==> inputs of indigo <==
==> flow/design.v <==
`timescale 1ns / 1ps
module conv (
input [4:0] stride,
input  conv_enable, 
output reg [18:0] address1 , address2, write_address,
output reg end_reach, full_conv_end, dot_sum_end,
input clk,
input reset,
input [9:0] w1 ,h1,w2,h2,
output reg [9:0] width, height
  );
reg [9:0] H1_index_outer , V1_index_outer ;
reg [5:0]	v1_index_inner , h1_index_inner ;
reg dot_sum_start ;
always @ (posedge clk) begin	 
		if (reset) begin
			H1_index_outer = 0;
			V1_index_outer = 0;
			v1_index_inner = 0;
			h1_index_inner = 0;
			address1 = 0;
			address2 = 0;
			write_address = 0;
			end_reach = 0;
			dot_sum_end = 0;
			dot_sum_start = 1;
			full_conv_end = 0;
			width = 0;
			height = 0;
		end
		else if (conv_enable) begin
				if (dot_sum_start) begin
						v1_index_inner = 0;
						h1_index_inner = 0;
						dot_sum_start = 0;
						dot_sum_end =0;
				end	
				if (!full_conv_end) begin
					address1 = address1 + 2'b01;
					h1_index_inner = h1_index_inner + 2'b01 ;
					if (h1_index_inner == w2) begin			 
						v1_index_inner = v1_index_inner + 1;
						h1_index_inner = 6'b0;								
						address1 = (v1_index_inner + V1_index_outer )* w1 + H1_index_outer;
					end	
					if (v1_index_inner == h2) begin			 
						H1_index_outer = H1_index_outer + stride;
						address1 = V1_index_outer * w1 + H1_index_outer ;
						dot_sum_start = 1;
						dot_sum_end =1;
						v1_index_inner = 6'b0;
					end
					if ((H1_index_outer + w2) > w1	) begin		 
						width = H1_index_outer;
						dot_sum_start = 1;
						V1_index_outer = V1_index_outer + stride;
						H1_index_outer = 10'b0000000000;
						address1 = V1_index_outer * w1;
					end
					if (address1 == h1*w1 ) 		full_conv_end = 1;		 
					if ((address1 + 1) == h1*w1 ) 		height = V1_index_outer + 1;
					address2 = v1_index_inner*w2 + h1_index_inner;
					if (dot_sum_start)	write_address	= write_address + 1;
				end
		end
    end
endmodule 
==> flow/run.sh <==
#!/bin/bash
# the make line also repeats each setting of config.mk as NAME=value (left out here)
make -C /OpenROAD-flow-scripts/flow DESIGN_CONFIG=/design/flow/config.mk WORK_HOME=/design/flow/orfs CLKGATE_MAP_FILE= finish
==> flow/config.mk <==
export PLATFORM = sky130hd
export DESIGN_NAME = conv
export DESIGN_NICKNAME = conv
export VERILOG_FILES = /design/flow/design.v
export SDC_FILE = /design/flow/constraint.sdc
export NUM_CORES = 4
export LEC_CHECK = 0
export ABC_AREA = 0
export CAP_MARGIN = 40
export CORE_ASPECT_RATIO = 1.22
export CORE_MARGIN = 10
export CORE_UTILIZATION = 18
export CTS_CLUSTER_DIAMETER = 252
export CTS_CLUSTER_SIZE = 92
export GPL_ROUTABILITY_DRIVEN = 0
export GPL_TIMING_DRIVEN = 0
export HOLD_SLACK_MARGIN = -0.04
export SLEW_MARGIN = 20
export TNS_END_PERCENT = 15
==> flow/constraint.sdc <==
create_clock -name core_clock -period 5.94 [get_ports {clk}]
set_input_delay 1.1880 -clock core_clock [delete_from_list [all_inputs] [get_ports {clk}]]
set_output_delay 1.1880 -clock core_clock [all_outputs]
set_load 0.01 [all_outputs]
==> inputs of raven, as changes to indigo <==
==> flow/config.mk (replaced) <==
export PLATFORM = sky130hd
export DESIGN_NAME = conv
export DESIGN_NICKNAME = conv
export VERILOG_FILES = /design/flow/design.v
export SDC_FILE = /design/flow/constraint.sdc
export NUM_CORES = 4
export LEC_CHECK = 0
export CAP_MARGIN = 20
export CORE_MARGIN = 2
export CORE_UTILIZATION = 52
export SLEW_MARGIN = 20
==> flow/constraint.sdc (replaced) <==
create_clock -name core_clock -period 10.6 [get_ports {clk}]
set_input_delay 2.1200 -clock core_clock [delete_from_list [all_inputs] [get_ports {clk}]]
set_output_delay 2.1200 -clock core_clock [all_outputs]
set_load 0.01 [all_outputs]
==> inputs of harbor, as changes to indigo <==
==> flow/config.mk (replaced) <==
export PLATFORM = sky130hd
export DESIGN_NAME = conv
export DESIGN_NICKNAME = conv
export VERILOG_FILES = /design/flow/design.v
export SDC_FILE = /design/flow/constraint.sdc
export NUM_CORES = 4
export LEC_CHECK = 0
export CAP_MARGIN = 20
export CORE_MARGIN = 2
export CORE_UTILIZATION = 68
export CTS_CLUSTER_DIAMETER = 41
export CTS_CLUSTER_SIZE = 27
export MAX_ROUTING_LAYER = met4
export SLEW_MARGIN = 20
==> flow/constraint.sdc (replaced) <==
create_clock -name core_clock -period 8.8 [get_ports {clk}]
set_input_delay 1.7600 -clock core_clock [delete_from_list [all_inputs] [get_ports {clk}]]
set_output_delay 1.7600 -clock core_clock [all_outputs]
set_load 0.01 [all_outputs]
==> results <==
TritonCTS clock tree: raven yes; harbor -; indigo yes
Combinational gate power: raven 0.00271 W; harbor -; indigo 0.00525 W
Overall via count from detail_route: raven 20600; harbor -; indigo 21700
Number of max-slew violations in the final report: raven 0; harbor -; indigo 0
Gates resized, CTS repair: raven 0; harbor 190; indigo 254
Diodes inserted: raven 0; harbor -; indigo 0
Max Fanout on Critical Path: raven 10; harbor -; indigo 5
Final net count: raven 3742; harbor -; indigo 3891
Power of the clock network: raven 0.000357 W; harbor -; indigo 0.000662 W
Fraction of power consumed by sequential logic: raven 0.130; harbor -; indigo 0.123
Power dissipated in sequential cells: raven 0.000460 W; harbor -; indigo 0.000829 W
Cells after DPL: raven 3668; harbor 3836; indigo 4796
Relative contribution of the clock network to total power: raven 0.101; harbor -; indigo 0.098
Total tool warning count: raven 28; harbor -; indigo 31
Aggregate negative setup slack: raven 0 ns; harbor -; indigo -161.07 ns
Startpoint type of the worst setup path: raven primary input; harbor -; indigo primary input
Design internal power: raven 0.00173 W; harbor -; indigo 0.00325 W
Result of the run: raven no timing/DRC/antenna violations; harbor aborted with a tool error; indigo failed layout checks
Failing step: raven -; harbor global routing (5_1_grt); indigo -
Violated checks: raven -; harbor -; indigo negative setup slack
Total design power: raven 0.00353 W; harbor -; indigo 0.00674 W
Count of nets left with antenna violations after detail routing: raven 0; harbor -; indigo 0
Switching power as a share of total power: raven 0.511; harbor -; indigo 0.518
Register cell area after layout: raven 2200 um^2; harbor -; indigo 2210 um^2
Largest stage delay on the critical path: raven 0.58 ns; harbor -; indigo 0.58 ns
Die Ht: raven 219 um; harbor 192 um; indigo 424 um
Post-CTS setup buffer count: raven 0; harbor 77; indigo 142
Worst hold path startpoint: raven address2[5]; harbor -; indigo address2[12]
Actual transition at the worst max-transition pin: raven 0.934 ns; harbor -; indigo 0.941 ns
Power is estimated from default activity; no workload was simulated.
